==> job 7185: inputs <==
==> flow/design.v <==
module mapper #(
    parameter DIM4_WIDTH = 8,  
    parameter DIM3_WIDTH = 8, 
    parameter DIM2_WIDTH = 8,  
    parameter DIM1_WIDTH = 8,
    parameter IDX4_WIDTH = 8,  
    parameter IDX3_WIDTH = 8, 
    parameter IDX2_WIDTH = 8,  
    parameter IDX1_WIDTH = 8,
    parameter ROW_MAJOR = 1,   
    parameter ADDR_WIDTH = 32 
)( 
    input  logic                        clk,            
    input  logic                        rst,            
    input  logic [DIM4_WIDTH - 1:0]     dim4, 
    input  logic [DIM3_WIDTH - 1:0]     dim3, 
    input  logic [DIM2_WIDTH - 1:0]     dim2,
    input  logic [DIM1_WIDTH - 1:0]     dim1,
    input  logic [IDX4_WIDTH - 1:0]     idx4,
    input  logic [IDX3_WIDTH - 1:0]     idx3, 
    input  logic [IDX2_WIDTH - 1:0]     idx2,
    input  logic [IDX1_WIDTH - 1:0]     idx1,
    input  logic [ADDR_WIDTH - 1:0]     base_addr,
    output logic [ADDR_WIDTH - 1:0]     addr
);
    logic [ADDR_WIDTH - 1:0] mult1_result, mult2_result, mult3_result;
    logic [ADDR_WIDTH - 1:0] dim3_dim2_dim1, dim2_dim1;
    logic [ADDR_WIDTH - 1:0] addr_temp;
    generate
        if (ROW_MAJOR) begin : row_major_block
            always_ff @(posedge clk or posedge rst) begin
                if (rst) begin
                    dim2_dim1 <= '0;
                    dim3_dim2_dim1 <= '0;
                end else begin
                    dim2_dim1 <= dim2 * dim1;
                    dim3_dim2_dim1 <= dim3 * dim2 * dim1;
                end
            end
            always_ff @(posedge clk or posedge rst) begin
                if (rst) begin
                    mult1_result <= '0;
                    mult2_result <= '0;
                    mult3_result <= '0;
                end else begin
                    mult1_result <= idx4 * dim3_dim2_dim1;
                    mult2_result <= idx3 * dim2_dim1;
                    mult3_result <= idx2 * dim1;
                end
            end
            always_ff @(posedge clk or posedge rst) begin
                if (rst) begin
                    addr_temp <= '0;
                end else begin
                    addr_temp <= base_addr + mult1_result + mult2_result + mult3_result + idx1;
                end
            end
        end else begin : column_major_block
            always_ff @(posedge clk or posedge rst) begin
                if (rst) begin
                    dim2_dim1 <= '0;
                    dim3_dim2_dim1 <= '0;
                end else begin
                    dim2_dim1 <= dim2 * dim1;
                    dim3_dim2_dim1 <= dim3 * dim2 * dim1;
                end
            end
            always_ff @(posedge clk or posedge rst) begin
                if (rst) begin
                    mult1_result <= '0;
                    mult2_result <= '0;
                    mult3_result <= '0;
                end else begin
                    mult1_result <= idx4 * dim3_dim2_dim1;
                    mult2_result <= idx3 * dim2_dim1;
                    mult3_result <= idx1 * dim2;
                end
            end
            always_ff @(posedge clk or posedge rst) begin
                if (rst) begin
                    addr_temp <= '0;
                end else begin
                    addr_temp <= base_addr + mult1_result + mult2_result + mult3_result + idx2;
                end
            end
        end
    endgenerate
    assign addr = addr_temp;
endmodule
==> flow/run.sh <==
#!/bin/bash
# the make line also repeats each setting of config.mk as NAME=value (left out here)
make -C /OpenROAD-flow-scripts/flow DESIGN_CONFIG=/design/flow/config.mk WORK_HOME=/design/flow/orfs CLKGATE_MAP_FILE= finish
==> flow/config.mk <==
export PLATFORM = sky130hd
export DESIGN_NAME = mapper
export DESIGN_NICKNAME = mapper
export VERILOG_FILES = /design/flow/design.v
export SDC_FILE = /design/flow/constraint.sdc
export NUM_CORES = 4
export LEC_CHECK = 0
export CAP_MARGIN = 25
export CELL_PAD_IN_SITES_GLOBAL_PLACEMENT = 2
export CORE_ASPECT_RATIO = 1.75
export CORE_MARGIN = 2
export CORE_UTILIZATION = 40
export GPL_ROUTABILITY_DRIVEN = 0
export GPL_TIMING_DRIVEN = 0
export MAX_ROUTING_LAYER = met4
export PLACE_DENSITY_LB_ADDON = 0.23
export SLEW_MARGIN = 30
export TNS_END_PERCENT = 50
==> flow/constraint.sdc <==
create_clock -name core_clock -period 12.0 [get_ports {clk}]
set_input_delay 2.4000 -clock core_clock [delete_from_list [all_inputs] [get_ports {clk}]]
set_output_delay 2.4000 -clock core_clock [all_outputs]
set_load 0.01 [all_outputs]
==> job 9810 (differences from job 7185) <==
- ABC_AREA: default -> 1
- CAP_MARGIN: 25 -> 20
- CELL_PAD_IN_SITES_GLOBAL_PLACEMENT: 2 -> default
- CORE_ASPECT_RATIO: 1.75 -> default
- CTS_CLUSTER_DIAMETER: default -> 80
- CTS_CLUSTER_SIZE: default -> 28
- GPL_ROUTABILITY_DRIVEN: 0 -> default
- GPL_TIMING_DRIVEN: 0 -> default
- PLACE_DENSITY_LB_ADDON: 0.23 -> default
- SLEW_MARGIN: 30 -> 20
- TNS_END_PERCENT: 50 -> default
==> job 2870 (differences from job 7185) <==
- CAP_MARGIN: 25 -> 5
- CELL_PAD_IN_SITES_GLOBAL_PLACEMENT: 2 -> default
- CORE_ASPECT_RATIO: 1.75 -> default
- CORE_UTILIZATION: 40 -> 70
- GPL_ROUTABILITY_DRIVEN: 0 -> default
- GPL_TIMING_DRIVEN: 0 -> default
- PLACE_DENSITY_LB_ADDON: 0.23 -> default
- SLEW_MARGIN: 30 -> 20
- TNS_END_PERCENT: 50 -> default
==> flow/constraint.sdc (replaced) <==
create_clock -name core_clock -period 7.19 [get_ports {clk}]
set_input_delay 1.4380 -clock core_clock [delete_from_list [all_inputs] [get_ports {clk}]]
set_output_delay 1.4380 -clock core_clock [all_outputs]
set_load 0.01 [all_outputs]
==> job 3353 (differences from job 7185) <==
- GPL_ROUTABILITY_DRIVEN: 0 -> default
- SLEW_MARGIN: 30 -> 15
==> out/writeup.txt <==
The die span in x is 273 um. The flow ran to the end and the layout has no timing, DRC or antenna violations. In the final routing, the length of wire on met1 measures 31,300 um. The report lists the number of cells resized after CTS as 0.

The number of standard cells reported by yosys is 3,878, and the share of synthesized cell area in and, or, nand and nor gates is 0.213. After detailed routing, the met2 layer carries 32,100 um of wire. In the post-synthesis netlist, the biggest area contributors are sky130_fd_sc_hd__fa_1, sky130_fd_sc_hd__nand2_1, sky130_fd_sc_hd__ha_1. The tools report the fraction of the core area covered by cells at the end of the flow as 0.441.

Logic depth along the worst register-to-register path is recorded as 17.
That was job 9810.
==> out/writeup.txt <==
The tools report the count of final setup violators as 15. The number of standard cells reported by yosys was 2,774; the die span in x was 198 um. The run finished, with violations left. In this run the layout check failures are negative setup slack.

The final critical-path setup slack is -1.10 ns. After clock tree synthesis, the repair step resized 141 gates.
That was job 2870.
==> out/writeup.txt <==
The die is 198 um wide. The run finished with no timing, DRC or antenna violations. Share of synthesized cell area in and, or, nand and nor gates: 0.168. The run gives 41,500 um for the amount of wire on met2 after detailed routing. The fraction of the core area covered by cells at the end of the flow is 0.449, and the count of cells along the worst register-to-register path is 17.
That was job 7185.
==> out/writeup.txt <==
The flow ran to the end and the layout has no timing, DRC or antenna violations. The run gives 27,600 um as the routed metal-1 wirelength. By area the synthesized netlist is led by sky130_fd_sc_hd__fa_1, sky130_fd_sc_hd__ha_1, sky130_fd_sc_hd__dfrtp_1.

The run gives 42,400 um for the amount of wire on met2 after detailed routing. In this run the horizontal extent of the chip is 198 um. The post-cts sizing count is 0. For the worst flop-to-flop path, the logic depth is 17.
That was job 3353.

---

==> inputs of 07-28 <==
// mapper: RTL as listed in full above, without the edits since
Settings: LEC_CHECK=0, CAP_MARGIN=20, CORE_ASPECT_RATIO=0.91, CORE_MARGIN=2, CORE_UTILIZATION=72, CTS_CLUSTER_DIAMETER=400, CTS_CLUSTER_SIZE=10, PLACE_DENSITY=0.37, SLEW_MARGIN=20, TNS_END_PERCENT=40; clock period 6.22 ns.
run.sh (not shown) runs the stock make flow with config.mk's settings and CLKGATE_MAP_FILE=.
==> inputs of 02-25, as changes to 07-28 <==
==> flow/config.mk (replaced) <==
export PLATFORM = sky130hd
export DESIGN_NAME = mapper
export DESIGN_NICKNAME = mapper
export VERILOG_FILES = /design/flow/design.v
export SDC_FILE = /design/flow/constraint.sdc
export NUM_CORES = 4
export LEC_CHECK = 0
export CAP_MARGIN = 20
export CORE_MARGIN = 2
export CORE_UTILIZATION = 65
export CTS_CLUSTER_DIAMETER = 343
export CTS_CLUSTER_SIZE = 35
export SLEW_MARGIN = 20
==> flow/constraint.sdc (replaced) <==
create_clock -name core_clock -period 9.23 [get_ports {clk}]
set_input_delay 1.8460 -clock core_clock [delete_from_list [all_inputs] [get_ports {clk}]]
set_output_delay 1.8460 -clock core_clock [all_outputs]
set_load 0.01 [all_outputs]
==> inputs of 05-20, as changes to 07-28 <==
==> flow/config.mk (replaced) <==
export PLATFORM = sky130hd
export DESIGN_NAME = mapper
export DESIGN_NICKNAME = mapper
export VERILOG_FILES = /design/flow/design.v
export SDC_FILE = /design/flow/constraint.sdc
export NUM_CORES = 4
export LEC_CHECK = 0
export CAP_MARGIN = 20
export CORE_MARGIN = 2
export CORE_UTILIZATION = 40
export SETUP_SLACK_MARGIN = 2.61
export SLEW_MARGIN = 20
==> flow/constraint.sdc (replaced) <==
create_clock -name core_clock -period 11.2 [get_ports {clk}]
set_input_delay 2.2400 -clock core_clock [delete_from_list [all_inputs] [get_ports {clk}]]
set_output_delay 2.2400 -clock core_clock [all_outputs]
set_load 0.01 [all_outputs]
==> results_tabular.tex <==
% Synthesis and place-and-route results
\begin{tabular}{lr}
\hline
Metric & Value \\
\hline
\multicolumn{2}{l}{\textbf{Worst setup path}} \\
Crit path DRT & 11.51 ns \\
Termination of the worst setup path & dim3\_dim2\_dim1[19]\$\_DFF\_PP0\_ \\
\multicolumn{2}{l}{\textbf{Final layout}} \\
Fraction of standard cell area that is sequential & 11.92\% \\
\multicolumn{2}{l}{\textbf{Run status}} \\
Result of the run & no timing/DRC/antenna violations \\
\multicolumn{2}{l}{\textbf{Global routing}} \\
Global-route wire length before repair & 103500 µm \\
GRT Total Usage & 18.78\% \\
Initial antenna violation count & 4 \\
\multicolumn{2}{l}{\textbf{Floorplan}} \\
Total number of placement rows & about 94 \\
\multicolumn{2}{l}{\textbf{Final timing}} \\
Worst hold-check slack & approximately 0.55 ns \\
\multicolumn{2}{l}{\textbf{Detailed routing}} \\
Vias per inst & 5.028 \\
Wire length on met3 & 2186 µm \\
\hline
\end{tabular}
The numbers above come from 05-20.

==> results_tabular.tex <==
% Synthesis and place-and-route results
\begin{tabular}{lr}
\hline
Metric & Value \\
\hline
\multicolumn{2}{l}{\textbf{Run status}} \\
Result of the run & failed layout checks \\
Layout violations & negative setup slack \\
\multicolumn{2}{l}{\textbf{Detailed routing}} \\
Wire length on met3 & between 4000 and 5000 µm \\
\multicolumn{2}{l}{\textbf{Final timing}} \\
Post-route fraction of the period consumed by the critical path & 136.2\% \\
Setup TNS & -27.77 ns \\
Worst setup slack after layout & -2.249 ns \\
Setup Viol. Count Final & 18 \\
\multicolumn{2}{l}{\textbf{Worst setup path}} \\
Termination of the worst setup path & dim3\_dim2\_dim1[23]\$\_DFF\_PP0\_ \\
Crit path DRT & 6.55 ns \\
\multicolumn{2}{l}{\textbf{Synth}} \\
Post-synthesis async set-or-reset flop share & about 100\% \\
\multicolumn{2}{l}{\textbf{Final layout}} \\
Fraction of standard cell area that is sequential & 11.66\% \\
\multicolumn{2}{l}{\textbf{Global routing}} \\
Global-route wire length before repair & $\sim$110000 µm \\
\hline
\end{tabular}
The numbers above come from 07-28.

==> results_tabular.tex <==
% Synthesis and place-and-route results
\begin{tabular}{lr}
\hline
Metric & Value \\
\hline
\multicolumn{2}{l}{\textbf{Detailed routing}} \\
Vias per inst & 5.594 \\
\multicolumn{2}{l}{\textbf{Floorplan}} \\
Total number of placement rows & 73 \\
\multicolumn{2}{l}{\textbf{Run status}} \\
Result of the run & no timing/DRC/antenna violations \\
\multicolumn{2}{l}{\textbf{Global routing}} \\
Initial antenna violation count & 0 \\
GRT Total Usage & a little under 30\% \\
\multicolumn{2}{l}{\textbf{Worst setup path}} \\
Termination of the worst setup path & dim3\_dim2\_dim1[23]\$\_DFF\_PP0\_ \\
\multicolumn{2}{l}{\textbf{Final layout}} \\
Fraction of standard cell area that is sequential & around 12\% \\
\multicolumn{2}{l}{\textbf{Final timing}} \\
Worst hold-check slack & around 0.55 ns \\
\hline
\end{tabular}
The numbers above come from 02-25.

